==> design.v <==
`timescale 100ps/10ps
module triangle(clk, reset, nt, xi, yi, busy, po, xo, yo);
input        clk, reset, nt;
input  [2:0] xi, yi;
output       busy, po;
output [2:0] xo, yo;
reg busy, po;
reg [4:0] state, next_state;  
reg [6:0] x_cor[0:2];         
reg [6:0] y_cor[0:2];         
reg [1:0] s0_count;           
reg s1_count;                 
reg s2_count;                 
reg s7_count;                 
reg [4:0] horiz;              
reg [3:0] out_count;          
reg signed [8:0] a[0:1];      
reg signed [8:0] b[0:1];      
reg signed [8:0] c[0:1];      
reg [3:0] ep, save_ep;        
reg signed [7:0] value;       
reg [1:0] o_idx;              
reg [2:0] xo, yo;             
reg loc;                      
reg [3:0] start;              
parameter s0=5'd0,s1=5'd1,s2=5'd2,s3=5'd3,s4=5'd4,s5=5'd5,s6=5'd6,s7=5'd7;
integer i,j;
always @(posedge clk or posedge reset)begin
    if(reset) state<=s0;
    else state<=next_state;
end
always @(*)begin
    case(state)
        s0:next_state=(s0_count==2'd3)?s1:s0;
        s1:next_state=(s1_count==1'b1)?s2:s1;
        s2:next_state=(out_count==y_cor[0]||out_count==y_cor[1]||out_count==y_cor[2])?s5:((s2_count==1'b1)?((value==8'd0)?s5:((value[7]==1'b0)?s3:s4)):s2);
        s3:next_state=(o_idx==2'd2)?s5:s2;
        s4:next_state=(o_idx==2'd1)?s5:s2;
        s5:next_state=(out_count==y_cor[0]||out_count==y_cor[2])?s6:((loc==1'b0)?((out_count==y_cor[1])?((start==x_cor[1])?s6:s5):((start==ep)?s6:s5)):((start==x_cor[0])?s6:s5));
        s6:next_state=(out_count==y_cor[2])?s7:s2;
        s7:next_state=(s7_count==1'b1)?s0:s7;
        default:next_state=s0;
    endcase
end
always @(posedge clk or posedge reset)begin
    if(reset) busy<=1'b0;
    else begin
        if(state==s7&&s7_count==1'b1) busy<=1'b0;
        else if(state==s0&&s0_count==2'd0&&nt==1'b0) busy<=1'b0;
        else busy<=1'b1;
    end
end
always @(posedge clk or posedge reset)begin
    if(reset) s0_count<=2'd0;
    else begin
        if(state==s7) s0_count<=2'd0;
        else if(state==s0&&s0_count==2'd0&&nt==1'b0) s0_count<=2'd0;
        else s0_count<=s0_count+2'd1;
    end
end
always @(posedge clk or posedge reset)begin
    if(reset)begin
        s1_count<=1'b0;
    end
    else begin
        if(state==s1) s1_count<=1'b1;
        else s1_count<=1'b0;
    end
end
always @(posedge clk or posedge reset)begin
    if(reset)begin
        s2_count<=1'b0;
    end
    else begin
        if(state==s2) s2_count<=1'b1;
        else s2_count<=1'b0;
    end
end
always @(posedge clk or posedge reset)begin
    if(reset)begin
        s7_count<=1'b0;
    end
    else begin
        if(state==s7) s7_count<=1'b1;
        else s7_count<=1'b0;
    end
end
always @(posedge clk or posedge reset)begin
    if(reset)begin
        loc<=1'b0;
    end
    else begin
        if(state==s1)begin
            if(x_cor[1]>x_cor[0]) loc<=1'b0;
            else loc<=1'b1;
        end
    end
end
always @(posedge clk or posedge reset)begin
    if(reset)begin
        for(i=0;i<2;i=i+1)begin
            a[i]<=9'd0;
        end
    end
    else begin
        case(state)
            s1:begin
                if(loc==1'b0)begin
                    a[0]<=($signed(y_cor[1])-$signed(y_cor[0]));
                    a[1]<=($signed(y_cor[2])-$signed(y_cor[1]));
                end
                else begin
                    a[0]<=($signed(y_cor[1])-$signed(y_cor[0]));
                    a[1]<=(~($signed(y_cor[2])-$signed(y_cor[1])))+9'd1;
                end
            end
        endcase
    end
end
always @(posedge clk or posedge reset)begin
    if(reset)begin
        for(i=0;i<2;i=i+1)begin
            b[i]<=9'd0;
        end
    end
    else begin
        case(state)
            s1:begin
                if(loc==1'b0)begin
                    b[0]<=(~($signed(x_cor[1])-$signed(x_cor[0])))+9'd1;
                    b[1]<=(~($signed(x_cor[2])-$signed(x_cor[1])))+9'd1;
                end
                else begin
                    b[0]<=(~($signed(x_cor[1])-$signed(x_cor[0])))+9'd1;
                    b[1]<=($signed(x_cor[2])-$signed(x_cor[1]));
                end
            end
        endcase
    end
end
always @(posedge clk or posedge reset)begin
    if(reset)begin
        for(i=0;i<2;i=i+1)begin
            c[i]<=9'd0;
        end
    end
    else begin
        case(state)
            s1:begin
                if(loc==1'b0)begin
                    c[0]<=($signed(y_cor[0]*x_cor[1])-$signed(y_cor[1]*x_cor[0]));
                    c[1]<=($signed(y_cor[1]*x_cor[2])-$signed(y_cor[2]*x_cor[1]));
                end
                else begin
                    c[0]<=($signed(y_cor[0]*x_cor[1])-$signed(y_cor[1]*x_cor[0]));
                    c[1]<=(~($signed(y_cor[1]*x_cor[2])-$signed(y_cor[2]*x_cor[1])))+9'd1;
                end
            end
        endcase
    end
end
always @(posedge clk or posedge reset)begin
    if(reset)begin
        for(i=0;i<3;i=i+1)begin
            x_cor[i]<=7'd0;
        end
    end
    else begin
        case(state)
            s0:begin
                x_cor[s0_count]<=xi;
            end
        endcase
    end
end
always @(posedge clk or posedge reset)begin
    if(reset)begin
        for(i=0;i<3;i=i+1)begin
            y_cor[i]<=7'd0;
        end
    end
    else begin
        case(state)
            s0:begin
                y_cor[s0_count]<=yi;
            end
        endcase
    end
end
always @(posedge clk or posedge reset)begin
    if(reset) begin
        horiz<=5'd0;
    end
    else begin
        case(state)
            s1:begin
                horiz<=(x_cor[1]-x_cor[0]);
            end
        endcase
    end
end
always @(posedge clk or posedge reset)begin
    if(reset)begin
        out_count<=4'd0;
    end
    else begin
        case(state)
            s1:out_count<=y_cor[0];
            s6:out_count<=out_count+4'd1;
        endcase
    end
end
always @(posedge clk or posedge reset)begin
    if(reset)begin
        ep<=4'd0;
    end
    else begin
        if(loc==1'b0)begin
            if(state==s6) ep<=save_ep;
            else if(state==s3)begin
                if(out_count<y_cor[1])begin
                    if(o_idx==2'd2) ep<=ep;
                    else ep<=ep+4'd1;
                end
                else ep<=ep-4'd1;
            end
            else if(state==s4)begin
                if(out_count<y_cor[1]) ep<=ep-4'd1;
                else begin
                    if(o_idx==2'd1) ep<=ep;
                    else ep<=ep+4'd1;
                end
            end
            else ep<=ep;
        end
        else begin
            if(state==s6) ep<=save_ep;
            else if(state==s3)begin
                if(out_count<y_cor[1])begin
                    if(o_idx==2'd2) ep<=ep;
                    else ep<=ep-4'd1;
                end
                else ep<=ep+4'd1;
            end
            else if(state==s4)begin
                if(out_count<y_cor[1]) ep<=ep+4'd1;
                else begin
                    if(o_idx==2'd1) ep<=ep;
                    else ep<=ep-4'd1;
                end
            end
            else ep<=ep;
        end
    end
end
always @(posedge clk or posedge reset)begin
    if(reset)begin
        o_idx<=2'd0;
    end
    else begin
        if(state==s3) o_idx<=2'd1;
        else if(state==s4) o_idx<=2'd2;
        else if(state==s5) o_idx<=2'd0;
    end
end
always @(posedge clk or posedge reset)begin
    if(reset)begin
        save_ep<=4'd0;
    end
    else begin
        if(state==s1) save_ep<=(x_cor[0]+x_cor[1])>>1;
    end
end
always @(posedge clk or posedge reset)begin
    if(reset)begin
        value<=8'd0;
    end
    else begin
        if(state==s2) begin
            if(out_count==y_cor[0]||out_count==y_cor[1]||out_count==y_cor[2]) value<=8'd0;
            else if(out_count<y_cor[1]) begin
                value<=(a[0]*$signed(ep))+(b[0]*$signed(out_count))+c[0];
            end
            else begin
                value<=(a[1]*$signed(ep))+(b[1]*$signed(out_count))+c[1];
            end
        end
    end
end
always @(posedge clk or posedge reset)begin
    if(reset) po<=1'b0;
    else if(state==s5) po<=1'b1;
    else po<=1'b0;
end
always @(posedge clk)begin
    if(state==s5) start<=start+4'd1;
    else begin
        if(loc==1'b0) start<=x_cor[0];
        else begin
            if(out_count==y_cor[1]) start<=x_cor[1];
            else start<=ep;
        end
    end
end
always @(posedge clk or posedge reset)begin
    if(reset)begin
        xo<=3'd0;
    end
    else begin
        if(state==s5)begin
            if(out_count==y_cor[0]) xo<=x_cor[0];
            else if(out_count==y_cor[2]) xo<=x_cor[2];
            else xo<=start;
        end
    end
end
always @(posedge clk or posedge reset)begin
    if(reset)begin
        yo<=3'd0;
    end
    else begin
        if(state==s5)begin
            if(out_count==y_cor[0]) yo<=y_cor[0];
            else if(out_count==y_cor[2]) yo<=y_cor[2];
            else yo<=out_count;
        end
    end
end
endmodule
==> run.sh <==
#!/bin/bash
# the make line also repeats each setting of config.mk as NAME=value (left out here)
make -C /OpenROAD-flow-scripts/flow DESIGN_CONFIG=/design/flow/config.mk WORK_HOME=/design/flow/orfs CLKGATE_MAP_FILE= finish
==> config.mk <==
export PLATFORM = sky130hd
export DESIGN_NAME = triangle
export DESIGN_NICKNAME = triangle
export VERILOG_FILES = /design/flow/design.v
export SDC_FILE = /design/flow/constraint.sdc
export NUM_CORES = 4
export LEC_CHECK = 0
export CAP_MARGIN = 20
export CORE_MARGIN = 2
export CORE_UTILIZATION = 15
export SLEW_MARGIN = 20
==> constraint.sdc <==
create_clock -name core_clock -period 5.44 [get_ports {clk}]
set_input_delay 1.0880 -clock core_clock [delete_from_list [all_inputs] [get_ports {clk}]]
set_output_delay 1.0880 -clock core_clock [all_outputs]
set_load 0.01 [all_outputs]
==> impl_metrics.sql, run 1 <==
-- generated from flow reports
INSERT INTO impl_metrics (metric_group, metric, value, unit) VALUES
('floorplan', 'num_rows', '93', ''),
('run', 'stage_log_warnings', '39', ''),
('layout', 'layout.core_utilization', '17.5', '%'),
('floorplan', 'die.size.x', '260', 'µm'),
('yosys', 'avgSynthCellArea', '9.77', 'µm²'),
('timing', 'timing.final.crit_share', '87.6', '%'),
('yosys', 'synthCells', '1005', ''),
('clock_tree', 'clockRootBuffer', 'sky130_fd_sc_hd__clkbuf_16', ''),
('run', 'max_cap_violations', '0', ''),
('critical_path', 'critical-path-slowest-cell', 'sky130_fd_sc_hd__dfrtp_1', ''),
('min_path', 'worst_hold_path_type', 'register to register', ''),
('route', 'drt_first_iter_violations', '394', ''),
('yosys', 'seq_area_frac_synth', '26.6', '%'),
('yosys', 'compound_area_share', '8.95', '%'),
('power', 'power', '1.88', 'mW'),
('power', 'p_clk_share', '35.4', '%'),
('yosys', 'netlist_top_cells_area', 'sky130_fd_sc_hd__dfrtp_1 (25%), sky130_fd_sc_hd__fa_1 (19%), sky130_fd_sc_hd__ha_1 (14%)', ''),
('timing', 'layout_min_cycle_time', '4770', 'ps'),
('route', 'antenna_left', '0', ''),
('place', 'dp_hpwl', '17.8', 'mm'),
('route', 'detail_route.wirelength', '22.9', 'mm'),
('run_status', 'outcome', 'finished clean', ''),
('route', 'drtPass1Iterations', '5', ''),
('yosys', 'post-synth-top-count-cell', 'sky130_fd_sc_hd__inv_1', ''),
('yosys', 'edf_count', '0', ''),
('route', 'n_antenna_cell', '0', ''),
('power', 'p_leak', '5.25', 'nW'),
('yosys', 'ys_cells', '1005', ''),
('global_routing', 'initial_antenna_violation_count', '0', ''),
('clock_tree', 'cts.repair_timing.setup_buffer_count', '0', ''),
('floorplan', 'dieHeight', '260', 'µm'),
('route', 'via_per_inst', '3.66', ''),
('critical_path', 'worstSetupEndpoint', 'value[7]', ''),
('critical_path', 'type_of_destination_of_the_critical_path', 'register', ''),
('clock_tree', 'cts_made_buffers', '9', ''),
('timing', 'finalMaxSlewViolations', '0', ''),
('yosys', 'ys.flop_type', 'sky130_fd_sc_hd__dfrtp_1', ''),
('power', 'top_power_group', 'sequential cells', ''),
('critical_path', 'ff2ff_setup_slack', '670', 'ps'),
('clock_tree', 'post_cts.resized_instances', '0', ''),
('critical_path', 'cpPeakStageDelay', '700', 'ps'),
('timing', 'worstMarginPinSlew', '939', 'ps'),
('critical_path', 'crit_path_start_kind', 'register', ''),
('min_path', 'hold_path_endpoint', 'busy', ''),
('global_routing', 'globalRoute.totalOverflow', '0', ''),
('yosys', 'yosys.area.top_type', 'sky130_fd_sc_hd__dfrtp_1', ''),
('timing', 'setup_viol', '0', ''),
('critical_path', 'arrival', '5010', 'ps'),
('power', 'power_sequential', '0.816', 'mW'),
('critical_path', 'critPathKind', 'register to register', ''),
('yosys', 'synth-simple-area-share', '12.4', '%'),
('yosys', 'ys_sh_mux', '5.94', '%'),
('floorplan', 'chip_area', '0.0675', 'mm²'),
('yosys', 'synth_cell_type_count', '52', ''),
('yosys', 'yosys_area', '0.00982', 'mm²'),
('critical_path', 'worst_ep_required_time', '5680', 'ps'),
('timing', 'finClkSkew', '11.9', 'ps'),
('critical_path', 'cell_count_of_the_worst_reg_to_reg_path', '15', ''),
('power', 'powerDensity', '167', 'mW/mm²'),
('power', 'power.combinational.total', '0.401', 'mW'),
('global_routing', 'maximum_number_of_pins_on_one_net_before_global_route_repair', '76', ''),
('global_routing', 'vias_in_the_first_global_route', '7475', ''),
('yosys', 'synth_xor_xnor_area_share', '7.33', '%'),
('yosys', 'top_cell_area_share', '25.5', '%'),
('critical_path', 'worst_setup_path_startpoint', 'out_count[0]', ''),
('power', 'total_switching_power', '0.598', 'mW'),
('floorplan', 'design.core.area', '0.0646', 'mm²'),
('layout', 'nets', '1221', ''),
('power', 'pwr-share-seq', '43.3', '%'),
('floorplan', 'ios', '17', ''),
('power', 'pwr.group.clock', '0.667', 'mW');
[final cells by class]
type / instances / area [µm²] / area share (%)
Multi-Input combinational cell: 731 / 6570 / 58.1
Sequential cell: 105 / 2610 / 23.1
Tap cell: 855 / 1070 / 9.47
Inverter: 141 / 532 / 4.71
Clock buffer: 10 / 229 / 2.03
Timing Repair Buffer: 25 / 228 / 2.02
Clock inverter: 6 / 61.3 / 0.543
[routing by layer]
metal	wire length (µm)	track usage, %	part of all wire (%)	vias to the layer above
met5	0	0	0	-
met4	482	2.11	2.1	0
met3	1120	1.33	4.9	34
met1	10800	9.36	47	3403
li1	-	-	-	3286
met2	10500	11.8	46	139
[through the flow]
step / instances / hold slack (ps) / setup slack [ps]
after CTS: 1873 / 487 / 650
after detailed placement: 1857 / 478 / 655
after global placement: 1857 / 457 / 741
after global routing: 1873 / 515 / 406
after floorplan: 1005 / 352 / 643
final: 1873 / 485 / 673
==> run 2, diff against run 1 <==
- ABC_AREA: not set -> 1
- CAP_MARGIN: 20 -> 30
- CELL_PAD_IN_SITES_GLOBAL_PLACEMENT: not set -> 2
- CORE_ASPECT_RATIO: not set -> 1.22
- CORE_UTILIZATION: 15 -> 54
- CTS_CLUSTER_DIAMETER: not set -> 163
- CTS_CLUSTER_SIZE: not set -> 81
- MIN_ROUTING_LAYER: not set -> met2
- PLACE_DENSITY_LB_ADDON: not set -> 0.29
- SETUP_SLACK_MARGIN: not set -> 0.28
- clock period: 5.44 -> 3.35 ns (I/O delays scaled with it)
==> impl_metrics.sql, run 2 <==
-- physical implementation figures
INSERT INTO impl_metrics (metric_group, metric, value, unit) VALUES
('floorplan', 'num_rows', '55', ''),
('yosys', 'netlist_area', '0.0103', 'mm²'),
('run_status', 'outcome', 'stopped before the end', ''),
('yosys', 'edf_count', '0', ''),
('yosys', 'yosys.area.top_type', 'sky130_fd_sc_hd__dfrtp_1', ''),
('yosys', 'ys.flop_type', 'sky130_fd_sc_hd__dfrtp_1', ''),
('yosys', 'top_cell_area_share', '24.3', '%'),
('yosys', 'synth-async-reset-ratio', '96.2', '%'),
('yosys', 'yosys_area', '0.0103', 'mm²'),
('yosys', 'avgSynthCellArea', '7.90', 'µm²'),
('yosys', 'synth_cell_type_count', '51', ''),
('floorplan', 'design.core.area', '0.0186', 'mm²'),
('yosys', 'fp_nets', '1513', ''),
('floorplan', 'floorplan.initialDensity', '55.3', '%'),
('yosys', 'ys_top_cells_by_count', 'sky130_fd_sc_hd__nand2_1 (353), sky130_fd_sc_hd__inv_1 (256), sky130_fd_sc_hd__ha_1 (108)', ''),
('run_status', 'error_message', '[ERROR FLW-0024] Place density exceeds 1.0 (current PLACE_DENSITY_LB_ADDON =  0.29). Please check if the value of  PLACE_DENSITY_LB_ADDON is between 0 and 0.99.', ''),
('floorplan', 'die.size.x', '129', 'µm'),
('yosys', 'seq_area_frac_synth', '25.3', '%'),
('yosys', 'synth-simple-area-share', '19.9', '%'),
('yosys', 'yosys_register_bits', '105', ''),
('yosys', 'ys_sh_mux', '0.0971', '%'),
('yosys', 'ys.warnings.count', '6', ''),
('yosys', 'compound_area_share', '8.72', '%'),
('yosys', 'logic_family', 'adder cells', ''),
('yosys', 'synthCells', '1305', ''),
('yosys', 'ys_sh_adder', '30.8', '%'),
('yosys', 'synth_xor_xnor_area_share', '3.90', '%'),
('yosys', 'post-synth-top-count-cell', 'sky130_fd_sc_hd__nand2_1', ''),
('floorplan', 'chip_area', '0.0202', 'mm²'),
('run_status', 'outcome.stop_stage', 'global placement without I/O', ''),
('yosys', 'ys_cells', '1305', ''),
('floorplan', 'dieHeight', '157', 'µm'),
('yosys', 'netlist_top_cells_area', 'sky130_fd_sc_hd__dfrtp_1 (24%), sky130_fd_sc_hd__fa_1 (18%), sky130_fd_sc_hd__ha_1 (13%)', '');
==> run 3, diff against run 2 <==
- ABC_AREA: 1 -> not set
- CAP_MARGIN: 30 -> 20
- CELL_PAD_IN_SITES_DETAIL_PLACEMENT: not set -> 2
- CELL_PAD_IN_SITES_GLOBAL_PLACEMENT: 2 -> not set
- CORE_ASPECT_RATIO: 1.22 -> not set
- CORE_UTILIZATION: 54 -> 55
- CTS_CLUSTER_DIAMETER: 163 -> 213
- CTS_CLUSTER_SIZE: 81 -> 94
- GPL_ROUTABILITY_DRIVEN: not set -> 1
- GPL_TIMING_DRIVEN: not set -> 1
- HOLD_SLACK_MARGIN: not set -> -0.06
- MIN_ROUTING_LAYER: met2 -> not set
- PLACE_DENSITY_LB_ADDON: 0.29 -> 0.08
- SETUP_SLACK_MARGIN: 0.28 -> -0.39
- clock period: 3.35 -> 6.22 ns (I/O delays scaled with it)
==> impl_metrics.sql, run 3 <==
-- physical implementation figures
INSERT INTO impl_metrics (metric_group, metric, value, unit) VALUES
('floorplan', 'ios', '17', ''),
('yosys', 'ys.flop_type', 'sky130_fd_sc_hd__dfrtp_1', ''),
('floorplan', 'num_rows', '48', ''),
('yosys', 'yosys.area.top_type', 'sky130_fd_sc_hd__dfrtp_1', ''),
('yosys', 'top_cell_area_share', '25.5', '%'),
('yosys', 'logic_family', 'adder cells', ''),
('floorplan', 'chip_area', '0.0189', 'mm²'),
('floorplan', 'floorplan.initialDensity', '56.6', '%'),
('yosys', 'netlist_top_cells_area', 'sky130_fd_sc_hd__dfrtp_1 (25%), sky130_fd_sc_hd__fa_1 (19%), sky130_fd_sc_hd__ha_1 (14%)', ''),
('floorplan', 'die.size.x', '138', 'µm'),
('yosys', 'avgSynthCellArea', '9.77', 'µm²'),
('floorplan', 'design.core.area', '0.0174', 'mm²'),
('yosys', 'compound_area_share', '8.95', '%'),
('yosys', 'synth_xor_xnor_area_share', '7.33', '%'),
('yosys', 'yosys_register_bits', '105', ''),
('yosys', 'edf_count', '0', ''),
('yosys', 'post-synth-top-count-cell', 'sky130_fd_sc_hd__inv_1', ''),
('yosys', 'synth-simple-area-share', '12.4', '%'),
('yosys', 'synth-async-reset-ratio', '96.2', '%'),
('yosys', 'yosys_area', '0.00982', 'mm²'),
('yosys', 'synth_cell_type_count', '52', ''),
('yosys', 'ys.warnings.count', '6', ''),
('yosys', 'seq_area_frac_synth', '26.6', '%'),
('yosys', 'netlist_area', '0.00982', 'mm²'),
('run_status', 'outcome.stop_stage', 'detailed placement', ''),
('yosys', 'ys_sh_adder', '32.3', '%'),
('yosys', 'fp_nets', '1213', ''),
('run_status', 'outcome', 'stopped before the end', ''),
('run_status', 'error_message', '[ERROR DPL-0033] detailed placement checks failed during check placement.', ''),
('place', 'place.port_buffers', '16', ''),
('floorplan', 'dieHeight', '138', 'µm'),
('yosys', 'ys_top_cells_by_count', 'sky130_fd_sc_hd__inv_1 (140), sky130_fd_sc_hd__ha_1 (108), sky130_fd_sc_hd__dfrtp_1 (100)', ''),
('yosys', 'synthCells', '1005', ''),
('place', 'global_placer_s_final_weighted_congestion', '0.809', ''),
('yosys', 'ys_cells', '1005', ''),
('yosys', 'ys_sh_mux', '5.94', '%');
## run 3: metrics by stage
step           setup slack (ps)  hold slack, ps  instances  instance area, µm²  power [mW]
3_3_place_gp               1330             464       1222               10200        1.07
2_1_floorplan              1420             352       1005                9820       0.980
==> run 4, diff against run 3 <==
- ABC_AREA: not set -> 1
- CELL_PAD_IN_SITES_DETAIL_PLACEMENT: 2 -> not set
- CORE_UTILIZATION: 55 -> 72
- CTS_CLUSTER_DIAMETER: 213 -> 400
- CTS_CLUSTER_SIZE: 94 -> 10
- GPL_ROUTABILITY_DRIVEN: 1 -> not set
- GPL_TIMING_DRIVEN: 1 -> not set
- HOLD_SLACK_MARGIN: -0.06 -> not set
- PLACE_DENSITY_LB_ADDON: 0.08 -> not set
- SETUP_SLACK_MARGIN: -0.39 -> 1.08
- TNS_END_PERCENT: not set -> 40
- clock period: 6.22 -> 4.65 ns (I/O delays scaled with it)
==> impl_metrics.sql, run 4 <==
-- generated from flow reports
INSERT INTO impl_metrics (metric_group, metric, value, unit) VALUES
('run_status', 'outcome', 'finished clean', ''),
('floorplan', 'ios', '17', ''),
('critical_path', 'crit_path_start_kind', 'register', ''),
('critical_path', 'rr_endpoint', 'value[7]', ''),
('yosys', 'avgSynthCellArea', '7.90', 'µm²'),
('power', 'powerDensity', '153', 'mW/mm²'),
('yosys', 'synth-async-reset-ratio', '96.2', '%'),
('yosys', 'post-synth-top-count-cell', 'sky130_fd_sc_hd__nand2_1', ''),
('critical_path', 'worstSetupEndpoint', 'value[7]', ''),
('yosys', 'ys_cells', '1305', ''),
('timing', 'worstMarginPinSlew', '1040', 'ps'),
('route', 'n_antenna_cell', '0', ''),
('yosys', 'logic_family', 'adder cells', ''),
('clock_tree', 'clockRootBuffer', 'sky130_fd_sc_hd__clkbuf_16', ''),
('critical_path', 'timing.rr.start', 'a[0][2]', ''),
('critical_path', 'critical_path.top_delay_family', 'adder cells', ''),
('clock_tree', 'htreeDepth', '3', ''),
('min_path', 'worst_hold_path_type', 'register to register', ''),
('critical_path', 'cell_count_of_the_worst_reg_to_reg_path', '20', ''),
('timing', 'setup_viol', '0', ''),
('global_routing', 'grt_first_pass_wirelength', '40.9', 'mm'),
('critical_path', 'worst-path-max-fanout', '5', ''),
('run', 'max_cap_violations', '0', ''),
('yosys', 'synth-simple-area-share', '19.9', '%'),
('floorplan', 'die.size.x', '124', 'µm'),
('timing', 'achievable-frequency', '223', 'MHz'),
('clock_tree', 'cts.reportedPaths.clkPinSlew', '80', 'ps'),
('power', 'internal_power', '1.31', 'mW'),
('layout', 'nets', '1537', ''),
('place', 'dp_hpwl', '19.4', 'mm'),
('floorplan', 'floorplan.initialDensity', '74.0', '%'),
('place', 'place.port_buffers', '16', ''),
('layout', 'comb_area', '0.00676', 'mm²'),
('power', 'top_power_group', 'sequential cells', ''),
('power', 'p_leak', '6.48', 'nW'),
('critical_path', 'cpPeakStageDelay', '560', 'ps'),
('critical_path', 'critPathKind', 'register to register', ''),
('yosys', 'top_cell_area_share', '24.3', '%'),
('yosys', 'yosys_area', '0.0103', 'mm²'),
('global_routing', 'globalRoute.totalOverflow', '0', ''),
('layout', 'final.fill_count', '945', ''),
('floorplan', 'num_rows', '43', ''),
('timing', 'finalMaxSlewViolations', '0', ''),
('place', 'worst_setup_slack_post_dpl', '40.0', 'ps'),
('power', 'pwr-share-seq', '53.2', '%'),
('timing', 'finalWorstSetupSlack', '167', 'ps'),
('timing', 'finalSetupTns', '0', 'ps'),
('yosys', 'ys.warnings.count', '6', ''),
('layout', 'area.growth.synth_to_final', '10.1', '%'),
('yosys', 'compound_area_share', '8.72', '%'),
('power', 'p_clk_share', '44.3', '%'),
('global_routing', 'vias_in_the_first_global_route', '8452', ''),
('route', 'route.vias.total', '8550', ''),
('route', 'detail_route.wirelength', '25.3', 'mm'),
('power', 'power_sequential', '0.921', 'mW'),
('place', 'global_placer_s_final_weighted_congestion', '0.939', ''),
('clock_tree', 'cts.sinks', '105', ''),
('route', 'post_detailed_route_drc_marker_count', '0', ''),
('yosys', 'synthCells', '1305', ''),
('global_routing', 'maximum_number_of_pins_on_one_net_before_global_route_repair', '42', ''),
('floorplan', 'dieHeight', '124', 'µm'),
('yosys', 'netlist_area', '0.0103', 'mm²'),
('critical_path', 'arrival', '4750', 'ps'),
('yosys', 'ys.flop_type', 'sky130_fd_sc_hd__dfrtp_1', ''),
('critical_path', 'cp_cell_sequence', 'or2_2 -> fa_1 -> inv_1 -> fa_1 -> fa_1 -> inv_1 -> fa_1 -> inv_1 -> ha_1 -> ha_1 -> nand4_1 -> nand3_1 -> inv_1 -> nand2_1 -> nand2_2 -> inv_1 -> nand2_1 -> nand3_2 -> nand3_2 -> nand2_1', ''),
('clock_tree', 'cts_max_path_buffers', '2', ''),
('critical_path', 'ff2ff_setup_slack', '170', 'ps'),
('min_path', 'holdPathStages', '1', ''),
('yosys', 'fp_nets', '1513', ''),
('min_path', 'hold_path.startpoint', 's2_count', ''),
('power', 'worst_supply_voltage_drop_on_vdd', '0.000184', 'V'),
('critical_path', 'cp.buffers_inverters', '5', ''),
('yosys', 'seq_area_frac_synth', '25.3', '%'),
('global_routing', 'initial_antenna_violation_count', '0', ''),
('power', 'pwr.group.clock', '0.767', 'mW'),
('yosys', 'ys_sh_adder', '30.8', '%'),
('power', 'power_frac_comb', '2.5', '%'),
('yosys', 'ys_top_cells_by_count', 'sky130_fd_sc_hd__nand2_1 (353), sky130_fd_sc_hd__inv_1 (256), sky130_fd_sc_hd__ha_1 (108)', ''),
('timing', 'finClkSkew', '15.4', 'ps'),
('floorplan', 'chip_area', '0.0153', 'mm²'),
('critical_path', 'worst_ep_required_time', '4910', 'ps'),
('timing', 'max_slew_margin', '30.8', '%'),
('clock_tree', 'tritoncts_clock_tree', 'yes', ''),
('run', 'stage_log_warnings', '44', ''),
('yosys', 'ys_sh_mux', '0.0971', '%'),
('route', 'antenna_left', '0', ''),
('global_routing', 'grtUsageTotal', '35.2', '%'),
('power', 'total_switching_power', '0.421', 'mW'),
('timing', 'timing.final.crit_share', '96.4', '%'),
('power', 'power.switching_fraction', '24.3', '%'),
('route', 'wl_per_cell', '16.7', 'µm'),
('power', 'power', '1.73', 'mW'),
('yosys', 'netlist_top_cells_area', 'sky130_fd_sc_hd__dfrtp_1 (24%), sky130_fd_sc_hd__fa_1 (18%), sky130_fd_sc_hd__ha_1 (13%)', ''),
('route', 'drtPass1Iterations', '5', ''),
('yosys', 'synth_xor_xnor_area_share', '3.90', '%'),
('floorplan', 'design.core.area', '0.0139', 'mm²'),
('critical_path', 'critical_path_depth', '20', ''),
('critical_path', 'critical-path-slowest-cell', 'sky130_fd_sc_hd__fa_1', ''),
('critical_path', 'type_of_destination_of_the_critical_path', 'register', ''),
('power', 'power.combinational.total', '0.0441', 'mW'),
('layout', 'regArea', '0.00263', 'mm²'),
('yosys', 'edf_count', '0', ''),
('route', 'drt_first_iter_violations', '597', ''),
('clock_tree', 'cts_made_buffers', '9', ''),
('timing', 'layout_min_cycle_time', '4480', 'ps'),
('clock_tree', 'clk-insertion-delay-late', '370', 'ps'),
('critical_path', 'worst_setup_path_startpoint', 'a[0][2]', ''),
('critical_path', 'cp_dominant_cell_by_count', 'sky130_fd_sc_hd__inv_1', ''),
('yosys', 'yosys.area.top_type', 'sky130_fd_sc_hd__dfrtp_1', ''),
('yosys', 'synth_cell_type_count', '51', ''),
('yosys', 'yosys_register_bits', '105', ''),
('route', 'via_per_inst', '5.65', ''),
('timing', 'setup_repair_after_global_routing_missed_its_margin', 'true', ''),
('min_path', 'hold_path_endpoint', 'state[2]', ''),
('timing', 'timing.final.hold_violations', '0', '');
-- run 4: cell type report --
| cell class | instances | share of cell area [%] |
|---|---|---|
| multi-input cells | 899 | 59.6 |
| well taps | 180 | 1.98 |
| flip-flops and latches | 105 | 23.1 |
| repair buffers | 52 | 3.98 |
| clock inverters | 7 | 0.606 |
| clock buffers | 9 | 1.98 |
| inverters | 262 | 8.74 |
-- run 4: routing by layer --
| layer | track usage, % | routed length (µm) | share of wire [%] | up-vias |
|---|---|---|---|---|
| li1 | - | - | - | 4078 |
| met1 | 45.3 | 10700 | 42 | 4095 |
| met2 | 58.5 | 12200 | 48 | 302 |
| met3 | 5.91 | 1420 | 5.6 | 75 |
| met4 | 16.5 | 986 | 3.9 | 0 |
| met5 | 0 | 0 | 0 | - |
-- run 4: per-stage QoR --
| step | hold WS, ps | instance area (µm²) | std cells | utilization (%) |
|---|---|---|---|---|
| after global placement | 453 | 10700 | 1482 | 77.1 |
| after global routing | 499 | 11300 | 1514 | 81.4 |
| after detailed placement | 452 | 10700 | 1482 | 77.1 |
| after CTS | 476 | 11200 | 1507 | 80.2 |
| final | 475 | 11300 | 1514 | 81.4 |
| after floorplan | 372 | 10400 | 1305 | - |
-- run 4: repair_timing --
item / 4_1_cts / 5_1_grt
cloned: 0 / 0
gates resized: 16 / 36
hold buffers: 0 / 0
endpoints found under the setup margin: 9 / 11
buffers inserted: 9 / 7
pin swaps: 11 / 32
==> run 5, diff against run 4 <==
- ABC_AREA: 1 -> not set
- CELL_PAD_IN_SITES_DETAIL_PLACEMENT: not set -> 0
- CELL_PAD_IN_SITES_GLOBAL_PLACEMENT: not set -> 3
- CORE_UTILIZATION: 72 -> 50
- CTS_CLUSTER_DIAMETER: 400 -> 359
- CTS_CLUSTER_SIZE: 10 -> not set
- GPL_ROUTABILITY_DRIVEN: not set -> 0
- MAX_ROUTING_LAYER: not set -> met5
- SETUP_SLACK_MARGIN: 1.08 -> 0.12
- SLEW_MARGIN: 20 -> 10
- TNS_END_PERCENT: 40 -> 45
- clock period: 4.65 -> 6.08 ns (I/O delays scaled with it)
==> impl_metrics.sql, run 5 <==
-- generated from flow reports
INSERT INTO impl_metrics (metric_group, metric, value, unit) VALUES
('run_status', 'outcome', 'finished clean', ''),
('route', 'n_antenna_cell', '0', ''),
('critical_path', 'cpPeakStageDelay', '770', 'ps'),
('yosys', 'ys_sh_adder', '32.3', '%'),
('power', 'p_clk_share', '36.7', '%'),
('yosys', 'yosys_register_bits', '105', ''),
('yosys', 'avgSynthCellArea', '9.77', 'µm²'),
('critical_path', 'ff2ff_setup_slack', '1100', 'ps'),
('timing', 'achievable-frequency', '201', 'MHz'),
('critical_path', 'critPathKind', 'register to register', ''),
('route', 'detail_route.wirelength', '23.1', 'mm'),
('run', 'max_cap_violations', '0', ''),
('route', 'wl_per_cell', '18.1', 'µm'),
('yosys', 'yosys.area.top_type', 'sky130_fd_sc_hd__dfrtp_1', ''),
('min_path', 'worst_hold_path_type', 'register to register', ''),
('timing', 'finalMaxSlewViolations', '0', ''),
('yosys', 'synth_xor_xnor_area_share', '7.33', '%'),
('clock_tree', 'cts.hold.buffers_added', '0', ''),
('power', 'top_power_group', 'sequential cells', ''),
('floorplan', 'chip_area', '0.0208', 'mm²'),
('clock_tree', 'clk-insertion-delay-late', '370', 'ps'),
('power', 'total_switching_power', '0.535', 'mW'),
('global_routing', 'vias_in_the_first_global_route', '7121', ''),
('power', 'pwr-share-seq', '42.3', '%'),
('floorplan', 'dieHeight', '144', 'µm'),
('yosys', 'fp_nets', '1213', ''),
('yosys', 'ys_sh_mux', '5.94', '%'),
('clock_tree', 'clockRootBuffer', 'sky130_fd_sc_hd__clkbuf_16', ''),
('timing', 'timing.final.crit_share', '82.0', '%'),
('timing', 'hold_slack', '483', 'ps'),
('yosys', 'compound_area_share', '8.95', '%'),
('layout', 'nets', '1216', ''),
('route', 'drtPass1Iterations', '4', ''),
('critical_path', 'critical-path-slowest-cell', 'sky130_fd_sc_hd__dfrtp_1', ''),
('critical_path', 'cell_count_of_the_worst_reg_to_reg_path', '16', ''),
('yosys', 'synth-async-reset-ratio', '96.2', '%'),
('global_routing', 'grtUsageTotal', '24.2', '%'),
('yosys', 'ys_top_cells_by_count', 'sky130_fd_sc_hd__inv_1 (140), sky130_fd_sc_hd__ha_1 (108), sky130_fd_sc_hd__dfrtp_1 (100)', ''),
('yosys', 'ys.flop_type', 'sky130_fd_sc_hd__dfrtp_1', ''),
('timing', 'finClkSkew', '9.51', 'ps'),
('timing', 'timing.final.hold_violations', '0', ''),
('timing', 'finalSetupTns', '0', 'ps'),
('critical_path', 'critical_path_depth', '16', ''),
('route', 'drt_first_iter_violations', '345', ''),
('critical_path', 'cp.buffers_inverters', '2', ''),
('floorplan', 'design.core.area', '0.0193', 'mm²'),
('yosys', 'yosys_area', '0.00982', 'mm²'),
('yosys', 'seq_area_frac_synth', '26.6', '%'),
('global_routing', 'maximum_number_of_pins_on_one_net_before_global_route_repair', '76', ''),
('floorplan', 'ios', '17', ''),
('yosys', 'synth_cell_type_count', '52', ''),
('min_path', 'holdPathStages', '0', ''),
('critical_path', 'crit_path_start_kind', 'register', ''),
('global_routing', 'grt_first_pass_wirelength', '37.9', 'mm'),
('yosys', 'top_cell_area_share', '25.5', '%'),
('timing', 'max_slew_margin', '37.0', '%'),
('power', 'p_leak', '5.24', 'nW'),
('power', 'pwr.group.clock', '0.634', 'mW'),
('place', 'dp_hpwl', '18.3', 'mm'),
('critical_path', 'critical_path.top_delay_family', 'adder cells', ''),
('clock_tree', 'cts_made_buffers', '9', ''),
('min_path', 'hold_path.startpoint', 'state[7]', ''),
('critical_path', 'worst-path-max-fanout', '16', ''),
('route', 'antenna_left', '0', ''),
('critical_path', 'worst_setup_path_startpoint', 'ep[0]', ''),
('min_path', 'hold_path_endpoint', 's7_count', ''),
('clock_tree', 'tritoncts_clock_tree', 'yes', ''),
('place', 'place.port_buffers', '16', ''),
('power', 'power', '1.73', 'mW'),
('clock_tree', 'htreeDepth', '3', ''),
('critical_path', 'timing.rr.start', 'ep[0]', ''),
('critical_path', 'cp_cell_sequence', 'and2_1 -> inv_1 -> fa_1 -> inv_1 -> fa_1 -> fa_1 -> fa_1 -> fa_1 -> ha_1 -> a21oi_1 -> nor2_1 -> o211ai_1 -> nand2_1 -> xnor2_1 -> mux2i_1 -> o22ai_1', ''),
('layout', 'area.growth.synth_to_final', '7.47', '%'),
('floorplan', 'num_rows', '51', ''),
('clock_tree', 'cts_max_path_buffers', '2', ''),
('critical_path', 'worst_ep_required_time', '6320', 'ps'),
('clock_tree', 'cts.sinks', '105', ''),
('clock_tree', 'post_cts.resized_instances', '0', ''),
('power', 'powerDensity', '164', 'mW/mm²'),
('route', 'post_detailed_route_drc_marker_count', '0', ''),
('timing', 'layout_min_cycle_time', '4980', 'ps'),
('yosys', 'synth-simple-area-share', '12.4', '%'),
('yosys', 'ys.warnings.count', '6', ''),
('power', 'internal_power', '1.19', 'mW'),
('floorplan', 'floorplan.initialDensity', '50.8', '%'),
('layout', 'layout.core_utilization', '54.6', '%'),
('power', 'power_frac_comb', '21.0', '%'),
('power', 'power.switching_fraction', '31.0', '%'),
('yosys', 'netlist_top_cells_area', 'sky130_fd_sc_hd__dfrtp_1 (25%), sky130_fd_sc_hd__fa_1 (19%), sky130_fd_sc_hd__ha_1 (14%)', ''),
('yosys', 'post-synth-top-count-cell', 'sky130_fd_sc_hd__inv_1', ''),
('yosys', 'synthCells', '1005', ''),
('timing', 'worstMarginPinSlew', '937', 'ps'),
('critical_path', 'worstSetupEndpoint', 'value[7]', ''),
('global_routing', 'initial_antenna_violation_count', '0', ''),
('global_routing', 'globalRoute.totalOverflow', '0', ''),
('yosys', 'logic_family', 'adder cells', ''),
('clock_tree', 'cts.reportedPaths.clkPinSlew', '80', 'ps'),
('timing', 'setup_viol', '0', ''),
('clock_tree', 'cts.repair_timing.setup_buffer_count', '0', ''),
('power', 'power_sequential', '0.731', 'mW'),
('route', 'route.vias.total', '6804', ''),
('route', 'via_per_inst', '5.32', ''),
('yosys', 'netlist_area', '0.00982', 'mm²'),
('power', 'power.combinational.total', '0.363', 'mW'),
('power', 'worst_supply_voltage_drop_on_vdd', '0.000138', 'V'),
('floorplan', 'die.size.x', '144', 'µm'),
('timing', 'setup_repair_after_global_routing_missed_its_margin', 'false', ''),
('yosys', 'ys_cells', '1005', ''),
('layout', 'final.fill_count', '1781', ''),
('critical_path', 'cp_dominant_cell_by_count', 'sky130_fd_sc_hd__fa_1', ''),
('yosys', 'edf_count', '0', ''),
('run', 'stage_log_warnings', '43', ''),
('critical_path', 'rr_endpoint', 'value[7]', ''),
('critical_path', 'type_of_destination_of_the_critical_path', 'register', ''),
('critical_path', 'arrival', '5220', 'ps');
run 5: area by class of cell:
type                            instances  area [µm²]  share of cell area [%]
Tap cell                              265         332                    3.14
Clock buffer                            9         225                    2.13
Timing Repair Buffer                   20         190                    1.80
Multi-Input combinational cell        731        6570                    62.3
Sequential cell                       105        2610                    24.7
Clock inverter                          7        93.8                   0.889
Inverter                              141         532                    5.04
run 5: per-stage QoR:
| step | instance area [µm²] | setup slack [ps] | cells |
|---|---|---|---|
| floorplan | 9820 | 1280 | 1005 |
| global placement | 10200 | 1150 | 1262 |
| detailed placement | 10200 | 1050 | 1262 |
| CTS | 10600 | 1050 | 1278 |
| global route | 10600 | 780 | 1278 |
| finish | 10600 | 1100 | 1278 |
run 5: metal layers:
layer | routed length, µm | GRT usage, % | vias up
met1 | 11100 | 34.6 | 3431
met5 | 0 | 0 | -
li1 | - | - | 3261
met3 | 533 | 3.18 | 26
met2 | 11000 | 39.4 | 86
met4 | 457 | 5.99 | 0
Power figures rest on the tool's default switching activity, not on a simulated workload.
